// alu16
module alu16(CK, reset, start, instruction, inputR1, inputR2, outputR, busy, done);
	input [15:0] inputR1, inputR2;
	input [2:0] instruction;
	input CK, reset, start;
	output[15:0] outputR;
	output busy;
	output done;
	reg  [2:0]  op;
	reg  [15:0] out5, out6;
	reg         finL;
	wire [3:0]  busyL;
	wire [3:0]  finU;
	wire        go;
	wire  [15:0] out, out1, out2, out3, out4, and_o, or_o;
	assign go = start & ~busy;
	adder add(
		.in1(inputR1),
		.in2(inputR2),
		.go(go & (instruction == 3'b000)),
		.CK(CK),
		.reset(reset),
		.out(out),
		.busy(busyL[0]),
		.fin(finU[0])
	);
	complent com(
		.in(inputR1),
		.go(go & (instruction == 3'b001)),
		.CK(CK),
		.reset(reset),
		.out(out1),
		.busy(busyL[1]),
		.fin(finU[1])
	);
	muler mul(
		.in1(inputR1),
		.in2(inputR2),
		.go(go & (instruction == 3'b010)),
		.CK(CK),
		.reset(reset),
		.out(out2),
		.busy(busyL[2]),
		.fin(finU[2])
	);
	diver div(
		.in1(inputR1),
		.in2(inputR2),
		.go(go & ((instruction == 3'b011) | (instruction == 3'b100))),
		.CK(CK),
		.reset(reset),
		.reminder(out3),
		.quotient(out4),
		.busy(busyL[3]),
		.fin(finU[3])
	);
	and16 and1(inputR1, inputR2, and_o);
	or16 or1(inputR1, inputR2, or_o);
	mux3to8 outp(
		.in(out),
		.in1(out1),
		.in2(out2),
		.in3(out3),
		.in4(out4),
		.in5(out5),
		.in6(out6),
		.in7(16'h0000),
		.select(op),
		.out(outputR)
	);
	always @(posedge CK) begin
		if(reset) begin
			finL <= 1'b0;
		end
		else begin
  ...
export LEC_CHECK = 0
export CAP_MARGIN = 40
export CELL_PAD_IN_SITES_DETAIL_PLACEMENT = 0
export CELL_PAD_IN_SITES_GLOBAL_PLACEMENT = 0
export CORE_ASPECT_RATIO = 0.71
export CORE_MARGIN = 2
export CORE_UTILIZATION = 71
export CTS_CLUSTER_SIZE = 34
export GPL_ROUTABILITY_DRIVEN = 1
export HOLD_SLACK_MARGIN = 0.11
export MIN_ROUTING_LAYER = met1
export SLEW_MARGIN = 5
create_clock -name core_clock -period 9.6 [get_ports {CK}]
run.sh (not shown) runs the stock make flow with config.mk's settings and CLKGATE_MAP_FILE=.
The starting point went through all stages and came out clean.
Edit:
==> flow/config.mk (replaced) <==
export PLATFORM = sky130hd
export DESIGN_NAME = alu16
export DESIGN_NICKNAME = alu16
export VERILOG_FILES = /design/flow/design.v
export SDC_FILE = /design/flow/constraint.sdc
export NUM_CORES = 4
export LEC_CHECK = 0
export CAP_MARGIN = 20
export CORE_MARGIN = 2
export CORE_UTILIZATION = 66
export SLEW_MARGIN = 20
==> flow/constraint.sdc (replaced) <==
create_clock -name core_clock -period 4.15 [get_ports {CK}]
set_input_delay 0.8300 -clock core_clock [delete_from_list [all_inputs] [get_ports {CK}]]
set_output_delay 0.8300 -clock core_clock [all_outputs]
set_load 0.01 [all_outputs]
Outcome: The new run stopped in global routing, error GRT-0232. Die size went up by about 7%. Area after synthesis is unchanged. Synthesized cell count does not change.
Edit:
--- a/flow/config.mk
+++ b/flow/config.mk
@@ -8,4 +8,4 @@
 export CAP_MARGIN = 20
 export CORE_MARGIN = 2
-export CORE_UTILIZATION = 66
+export CORE_UTILIZATION = 65
 export SLEW_MARGIN = 20
==> flow/constraint.sdc (replaced) <==
create_clock -name core_clock -period 6.12 [get_ports {CK}]
set_input_delay 1.2240 -clock core_clock [delete_from_list [all_inputs] [get_ports {CK}]]
set_output_delay 1.2240 -clock core_clock [all_outputs]
set_load 0.01 [all_outputs]
Outcome: The new run ran to the end with violations: setup timing. Area after synthesis stays the same. Synthesized cell count is unchanged. Die area grows by 1.5%.


alu16 again, from the RTL that the note above started with.
export LEC_CHECK = 0
export ABC_AREA = 1
export CAP_MARGIN = 20
export CELL_PAD_IN_SITES_DETAIL_PLACEMENT = 2
export CELL_PAD_IN_SITES_GLOBAL_PLACEMENT = 1
export CORE_MARGIN = 5
export CORE_UTILIZATION = 40
export HOLD_SLACK_MARGIN = -0.04
export MAX_ROUTING_LAYER = met5
export MIN_ROUTING_LAYER = met2
export SETUP_SLACK_MARGIN = -0.5
export SLEW_MARGIN = 40
export TNS_END_PERCENT = 35
create_clock -name core_clock -period 7.5 [get_ports {CK}]
The starting point ran to the end with violations: setup timing.
Rerun with:
==> flow/config.mk (replaced) <==
export PLATFORM = sky130hd
export DESIGN_NAME = alu16
export DESIGN_NICKNAME = alu16
export VERILOG_FILES = /design/flow/design.v
export SDC_FILE = /design/flow/constraint.sdc
export NUM_CORES = 4
export LEC_CHECK = 0
export CAP_MARGIN = 20
export CORE_MARGIN = 2
export CORE_UTILIZATION = 40
export SLEW_MARGIN = 20
==> flow/constraint.sdc (replaced) <==
create_clock -name core_clock -period 7.37 [get_ports {CK}]
set_input_delay 1.4740 -clock core_clock [delete_from_list [all_inputs] [get_ports {CK}]]
set_output_delay 1.4740 -clock core_clock [all_outputs]
set_load 0.01 [all_outputs]
Now the flow completed with no timing, DRC or antenna violations.
Routed wire length decreases by well over a third.
Clock power fell by a little under a tenth.
Global-route usage shrinks by 25 points.
Worst hold slack hardly moves.
Via count drops by well over a third.
Rerun with:
--- a/flow/config.mk
+++ b/flow/config.mk
@@ -10,2 +10,2 @@
-export CORE_UTILIZATION = 40
-export SLEW_MARGIN = 20
+export CORE_UTILIZATION = 65
+export SLEW_MARGIN = 30
==> flow/constraint.sdc (replaced) <==
create_clock -name core_clock -period 6.24 [get_ports {CK}]
set_input_delay 1.2480 -clock core_clock [delete_from_list [all_inputs] [get_ports {CK}]]
set_output_delay 1.2480 -clock core_clock [all_outputs]
set_load 0.01 [all_outputs]
The new run ran to the end with violations: setup timing.
Synthesized cell count stays the same.
Via count rose by 15%.
Power rose by 24%.
Die size fell by 38%.
Count of clock-buffer cells in the layout fell by 1.
Global-route usage rose by 17 points.
Non-clock buffer count rose by 150.
Rerun with:
--- a/flow/config.mk
+++ b/flow/config.mk
@@ -10,2 +10,4 @@
-export CORE_UTILIZATION = 65
-export SLEW_MARGIN = 30
+export CORE_UTILIZATION = 72
+export CTS_CLUSTER_SIZE = 25
+export PLACE_DENSITY = 0.65
+export SLEW_MARGIN = 20
==> flow/constraint.sdc (replaced) <==
create_clock -name core_clock -period 6.12 [get_ports {CK}]
set_input_delay 1.2240 -clock core_clock [delete_from_list [all_inputs] [get_ports {CK}]]
set_output_delay 1.2240 -clock core_clock [all_outputs]
set_load 0.01 [all_outputs]
- The changed run aborted during global routing (GRT-0232)
- area after synthesis is unchanged
- die area went down by about 10%
- synthesized cell count stays the same
Rerun with:
--- a/flow/config.mk
+++ b/flow/config.mk
@@ -11,2 +11,2 @@
-export CTS_CLUSTER_SIZE = 25
-export PLACE_DENSITY = 0.65
+export CTS_CLUSTER_SIZE = 23
+export PLACE_DENSITY_LB_ADDON = 0.27
What happened: The new run died in global routing; die size stays the same; area after synthesis stays the same; synthesized cell count does not change.


Starting RTL as in the previous note.
clock: 7.5 ns
lec_check: 0
cap_margin: 20
cell_pad_in_sites_global_placement: 1
core_margin: 2
core_utilization: 40
max_routing_layer: met4
min_routing_layer: met2
setup_slack_margin: -0.5
slew_margin: 40
tns_end_percent: 60
The first run ran to the end with violations: setup timing.
==> next run, changes <==
- CELL_PAD_IN_SITES_GLOBAL_PLACEMENT: 1 -> unset
- MAX_ROUTING_LAYER: met4 -> unset
- MIN_ROUTING_LAYER: met2 -> unset
- SETUP_SLACK_MARGIN: -0.5 -> unset
- SLEW_MARGIN: 40 -> 20
- TNS_END_PERCENT: 60 -> unset
The changed run finished clean.
Worst setup slack is better by 0.38 ns.
Non-clock buffer count is lower by 76.
Power is lower by 1.6%.
Global-route usage is lower by 19 points.
==> next run, changes <==
- ABC_AREA: unset -> 1
- CORE_UTILIZATION: 40 -> 58
- clock period: 7.5 -> 4.09 ns (I/O delays scaled with it)
After rerunning: The new run finished but fails on setup timing; cell area came out higher by about 33%; via count came out higher by 62%; wire length came out higher by about 70%; power came out higher to 2.8 times its value; worst setup slack gets worse by 1.8 ns; sequential share of layout area came out lower by 8.7 points.
==> next run, changes <==
- ABC_AREA: 1 -> unset
- CORE_UTILIZATION: 58 -> 72
- CTS_CLUSTER_DIAMETER: unset -> 191
- CTS_CLUSTER_SIZE: unset -> 97
- clock period: 4.09 -> 5.5 ns (I/O delays scaled with it)
After rerunning: With this change the flow failed in global routing (5_1_grt) (GRT-0116). Die area fell by 24%. Synthesized cell count fell by 26%. Area after synthesis fell by 6.2%.
==> next run, changes <==
- CTS_CLUSTER_DIAMETER: 191 -> 232
- CTS_CLUSTER_SIZE: 97 -> 95
- PLACE_DENSITY: unset -> 0.36
- clock period: 5.5 -> 3.01 ns (I/O delays scaled with it)
This time the run did not get past clock tree synthesis (4_1_cts) with DPL-0038.
Synthesized cell count does not change.
Die size does not change.
Synthesized area does not change.
==> next run, changes <==
- CORE_UTILIZATION: 72 -> 70
- CTS_CLUSTER_DIAMETER: 232 -> unset
- CTS_CLUSTER_SIZE: 95 -> 14
- PLACE_DENSITY: 0.36 -> unset
- clock period: 3.01 -> 5.51 ns (I/O delays scaled with it)
Outcome: The changed run died in global routing (5_1_grt) (GRT-0116); area after synthesis is unchanged; die area rose by 2.8%; synthesized cell count stays the same.


Starting RTL as in the previous note.
Design alu16, start of the top module:
module alu16(CK, reset, start, instruction, inputR1, inputR2, outputR, busy, done);
make LEC_CHECK=0 ABC_AREA=1 CAP_MARGIN=20 CORE_MARGIN=2 CORE_UTILIZATION=72 CTS_CLUSTER_DIAMETER=232 CTS_CLUSTER_SIZE=95 PLACE_DENSITY=0.36 SETUP_SLACK_MARGIN=-0.28 SLEW_MARGIN=20 TNS_END_PERCENT=10 finish   # period 3.01 ns
The baseline stopped in 4_1_cts.
Rerun with:
Settings changed: ABC_AREA 1 to unset, CTS_CLUSTER_DIAMETER 232 to unset, CTS_CLUSTER_SIZE 95 to 19, PLACE_DENSITY 0.36 to unset, PLACE_DENSITY_LB_ADDON set to 0.27, SETUP_SLACK_MARGIN -0.28 to unset, TNS_END_PERCENT 10 to unset.
Clock period 3.01 ns to 6.12 ns, I/O delays scaled along.
=> The new run died in 5_1_grt. Synthesized area shrinks by a few percent. Die area shrinks by a few percent. Synthesized cell count shrinks by a quarter to a third.
Rerun with:
Settings changed: CTS_CLUSTER_SIZE 19 to 21, PLACE_DENSITY set to 0.65, PLACE_DENSITY_LB_ADDON 0.27 to unset, SETUP_SLACK_MARGIN set to -0.13.
Clock period 6.12 ns to 6.18 ns, I/O delays scaled along.
The new run aborted during 5_1_grt (GRT-0116).
Die area stays the same.
Synthesized cell count is unchanged.
Area after synthesis is unchanged.
Rerun with:
Settings changed: CORE_UTILIZATION 72 to 66, CTS_CLUSTER_SIZE 21 to unset, PLACE_DENSITY 0.65 to unset.
After rerunning:
- Now the flow finished with setup timing left
- die area climbs by 8.9%
- synthesized cell count is unchanged
- synthesized area is unchanged


The RTL this note starts from:
==> flow/design.v <==
module and4(in1, in2, out);
	input [3:0] in1, in2;
	output[3:0] out;
	and a1(out[0], in1[0], in2[0]);
	and a2(out[1], in1[1], in2[1]);
	and a3(out[2], in1[2], in2[2]);
	and a4(out[3], in1[3], in2[3]);
endmodule
module and16(in1, in2, out);
	input [15:0] in1, in2;
	output[15:0] out;
	and4 a11(.in1(in1[3:0]), .in2(in2[3:0]), .out(out[3:0]));
	and4 a12(.in1(in1[7:4]), .in2(in2[7:4]), .out(out[7:4]));
	and4 a13(.in1(in1[11:8]), .in2(in2[11:8]), .out(out[11:8]));
	and4 a14(.in1(in1[15:12]), .in2(in2[15:12]), .out(out[15:12]));
endmodule
module or4(in1, in2, out);
	input [3:0] in1, in2;
	output[3:0] out;
	or a1(out[0], in1[0], in2[0]);
	or a2(out[1], in1[1], in2[1]);
	or a3(out[2], in1[2], in2[2]);
	or a4(out[3], in1[3], in2[3]);
endmodule
module or16(in1, in2, out);
	input [15:0] in1, in2;
	output[15:0] out;
	or4 a11(.in1(in1[3:0]), .in2(in2[3:0]), .out(out[3:0]));
	or4 a12(.in1(in1[7:4]), .in2(in2[7:4]), .out(out[7:4]));
	or4 a13(.in1(in1[11:8]), .in2(in2[11:8]), .out(out[11:8]));
	or4 a14(.in1(in1[15:12]), .in2(in2[15:12]), .out(out[15:12]));
endmodule
module complent(in, go, CK, reset, out, busy, fin);
	input  [15:0] in;
	input  go;
	input  CK, reset;
	output reg [15:0] out;
	output reg busy;
	output reg fin;
	reg [15:0] m;
	reg [15:0] o, mm, c;
	always@(posedge CK) begin
		if(reset) begin
			busy <= 1'b0;
			fin  <= 1'b0;
		end
		else begin
			fin <= 1'b0;
			if(busy == 1'b0) begin
				if(go) begin
					o  = 16'hffff ^ in;
					mm = 16'h0001;
					c  = o & mm;
					o  = o ^ mm;
					mm = c << 1;
					out  <= o;
					m    <= mm;
					busy <= 1'b1;
				end
			end
			else if(m == 16'h0000) begin
				busy <= 1'b0;
				fin  <= 1'b1;
			end
			else begin
				out <= out ^ m;
				m   <= (out & m) << 1;
			end
		end
	end
endmodule
module adder(in1, in2, go, CK, reset, out, busy, fin);
	input [15:0] in1, in2;
	input go;
	input CK, reset;
	output reg [15:0] out;
	output reg busy;
	output reg fin;
	reg [15:0] cc;
	reg [15:0] o, c, m;
	always@(posedge CK) begin
		if(reset) begin
			busy <= 1'b0;
			fin  <= 1'b0;
		end
		else begin
			fin <= 1'b0;
			if(busy == 1'b0) begin
				if(go) begin
					o = in1 ^ in2;
					c = in1 & in2;
					c = c << 1;
					if(c == 16'h0000) begin
						busy <= 1'b0;
						fin  <= 1'b1;
					end
					else begin
						m = o & c;
						o = o ^ c;
						c = m << 1;
						busy <= 1'b1;
					end
					out <= o;
					cc  <= c;
				end
			end
			else if(cc == 16'h0000) begin
				busy <= 1'b0;
				fin  <= 1'b1;
			end
			else begin
				out <= out ^ cc;
				cc  <= (out & cc) << 1;
			end
		end
	end
endmodule
module muler(in1, in2, go, CK, reset, out, busy, fin);
	input		[15:0] in1, in2;
	input		go;
	input  		CK, reset;
	output reg	[15:0] out;
	output reg  busy;
	output reg  fin;
	reg[15:0] m1, m2;
	reg[15:0] a1, a2, o;
	always @(posedge CK) begin
		if(reset) begin
			busy <= 1'b0;
			fin  <= 1'b0;
		end
		else begin
			fin <= 1'b0;
			if(busy == 1'b0 && go == 1'b0) begin
			end
			else begin
				if(busy == 1'b0) begin
					a1 = in1;
					a2 = in2;
					o  = 16'h0000;
				end
				else begin
					a1 = m1;
					a2 = m2;
					o  = out;
				end
				if(a2[0] == 1'b1)
					o = o + a1;
				a1 = a1 << 1;
				a2 = a2 >> 1;
				m1  <= a1;
				m2  <= a2;
				out <= o;
				if(a2 == 16'h0000) begin
					busy <= 1'b0;
					fin  <= 1'b1;
				end
				else
					busy <= 1'b1;
			end
		end
	end
endmodule
module diver(in1, in2, go, CK, reset, reminder, quotient, busy, fin);
	input [15:0] in1, in2;
	input go;
	input CK, reset;
	output reg [15:0] reminder, quotient;
	output reg busy;
	output reg fin;
	reg [31:0] m1, m2;
	reg [15:0] divisor;
	reg [4:0]  cnt;
	reg [31:0] t1, t2;
	reg [15:0] d;
	reg [4:0]  n;
	always @(posedge CK) begin
		if(reset) begin
			busy <= 1'b0;
			fin  <= 1'b0;
		end
		else begin
			fin <= 1'b0;
			if(busy == 1'b0 && go == 1'b0) begin
			end
			else begin
				if(busy == 1'b0) begin
					t1 = {16'h0000, in1};
					t2 = {in2, 16'h0000};
					d  = in2;
					n  = 5'b00000;
				end
				else begin
					t1 = m1;
					t2 = m2;
					d  = divisor;
					n  = cnt;
				end
				if(n < 5'b10001) begin
					if(t1[31:16] >= d)
						t1 = t1 - t2 + 1'b1;
					t1 = t1 << 1;
					n  = n + 1'b1;
					busy <= 1'b1;
				end
				else begin
					busy <= 1'b0;
					fin  <= 1'b1;
				end
				if(n == 5'b10000) begin
					if(t1[31:16] >= d)
						t1 = t1 - t2 + 1'b1;
					reminder <= t1[31:16];
					quotient <= t1[15:0];
				end
				m1      <= t1;
				m2      <= t2;
				divisor <= d;
				cnt     <= n;
			end
		end
	end
endmodule
module mux3to8(in, in1, in2, in3, in4, in5, in6, in7, select, out);
	input [15:0] in, in1, in2, in3, in4, in5, in6, in7;
	input [2:0]  select;
	output reg [15:0] out;
	always @(*) begin
		case(select)
			3'b000:out = in;
			3'b001:out = in1;
			3'b010:out = in2;
			3'b011:out = in3;
			3'b100:out = in4;
			3'b101:out = in5;
			3'b110:out = in6;
			3'b111:out = in7;
		endcase
	end
endmodule
module alu16(CK, reset, start, instruction, inputR1, inputR2, outputR, busy, done);
	input [15:0] inputR1, inputR2;
	input [2:0] instruction;
	input CK, reset, start;
	output[15:0] outputR;
	output busy;
	output done;
	reg  [2:0]  op;
	reg  [15:0] out5, out6;
	reg         finL;
	wire [3:0]  busyL;
	wire [3:0]  finU;
	wire        go;
	wire  [15:0] out, out1, out2, out3, out4, and_o, or_o;
	assign go = start & ~busy;
	adder add(
		.in1(inputR1),
		.in2(inputR2),
		.go(go & (instruction == 3'b000)),
		.CK(CK),
		.reset(reset),
		.out(out),
		.busy(busyL[0]),
		.fin(finU[0])
	);
	complent com(
		.in(inputR1),
		.go(go & (instruction == 3'b001)),
		.CK(CK),
		.reset(reset),
		.out(out1),
		.busy(busyL[1]),
		.fin(finU[1])
	);
	muler mul(
		.in1(inputR1),
		.in2(inputR2),
		.go(go & (instruction == 3'b010)),
		.CK(CK),
		.reset(reset),
		.out(out2),
		.busy(busyL[2]),
		.fin(finU[2])
	);
	diver div(
		.in1(inputR1),
		.in2(inputR2),
		.go(go & ((instruction == 3'b011) | (instruction == 3'b100))),
		.CK(CK),
		.reset(reset),
		.reminder(out3),
		.quotient(out4),
		.busy(busyL[3]),
		.fin(finU[3])
	);
	and16 and1(inputR1, inputR2, and_o);
	or16 or1(inputR1, inputR2, or_o);
	mux3to8 outp(
		.in(out),
		.in1(out1),
		.in2(out2),
		.in3(out3),
		.in4(out4),
		.in5(out5),
		.in6(out6),
		.in7(16'h0000),
		.select(op),
		.out(outputR)
	);
	always @(posedge CK) begin
		if(reset) begin
			finL <= 1'b0;
		end
		else begin
			finL <= go & ((instruction == 3'b101) | (instruction == 3'b110) | (instruction == 3'b111));
			if(go) begin
				op   <= instruction;
				out5 <= and_o;
				out6 <= or_o;
			end
		end
	end
	assign busy = busyL[0] | busyL[1] | busyL[2] | busyL[3];
	assign done = finL | finU[0] | finU[1] | finU[2] | finU[3];
endmodule
clock: 9.6 ns
lec_check: 0
cap_margin: 20
cell_pad_in_sites_detail_placement: 0
cell_pad_in_sites_global_placement: 0
core_aspect_ratio: 0.71
core_margin: 2
core_utilization: 71
gpl_routability_driven: 1
hold_slack_margin: 0.11
min_routing_layer: met1
slew_margin: 5
Next try:
==> flow/config.mk (replaced) <==
export PLATFORM = sky130hd
export DESIGN_NAME = alu16
export DESIGN_NICKNAME = alu16
export VERILOG_FILES = /design/flow/design.v
export SDC_FILE = /design/flow/constraint.sdc
export NUM_CORES = 4
export LEC_CHECK = 0
export CAP_MARGIN = 20
export CORE_MARGIN = 2
export CORE_UTILIZATION = 37
export SLEW_MARGIN = 20
==> flow/constraint.sdc (replaced) <==
create_clock -name core_clock -period 7.37 [get_ports {CK}]
set_input_delay 1.4740 -clock core_clock [delete_from_list [all_inputs] [get_ports {CK}]]
set_output_delay 1.4740 -clock core_clock [all_outputs]
set_load 0.01 [all_outputs]
First-iteration DRC count drops by well over a third.
Clock-buffer cell count came out higher by 2.
Critical path depth is higher by 7.
Final area went up by roughly a tenth.
Next try:
--- a/flow/config.mk
+++ b/flow/config.mk
@@ -8 +8 @@
-export CAP_MARGIN = 20
+export CAP_MARGIN = 30
@@ -10 +10 @@
-export CORE_UTILIZATION = 37
+export CORE_UTILIZATION = 50
==> flow/constraint.sdc (replaced) <==
create_clock -name core_clock -period 7.5 [get_ports {CK}]
set_input_delay 1.5000 -clock core_clock [delete_from_list [all_inputs] [get_ports {CK}]]
set_output_delay 1.5000 -clock core_clock [all_outputs]
set_load 0.01 [all_outputs]
Cell area came out lower by 2.3%.
Sequential power stays flat.
Core utilization came out higher by 15 points.
Via count came out lower by 0.71%.
Wire length is about the same.
Next try:
--- a/flow/config.mk
+++ b/flow/config.mk
@@ -8 +8,2 @@
-export CAP_MARGIN = 30
+export CAP_MARGIN = 20
+export CELL_PAD_IN_SITES_GLOBAL_PLACEMENT = 1
@@ -10 +11,2 @@
-export CORE_UTILIZATION = 50
+export CORE_UTILIZATION = 40
+export MIN_ROUTING_LAYER = met2
Count of clock-buffer cells in the layout climbs by 1.
Sequential cell count does not change.
Setup slack loses 55 ps.
Critical path depth increases by 3.
No activity file was given, so power comes from the tool's default toggle rates.
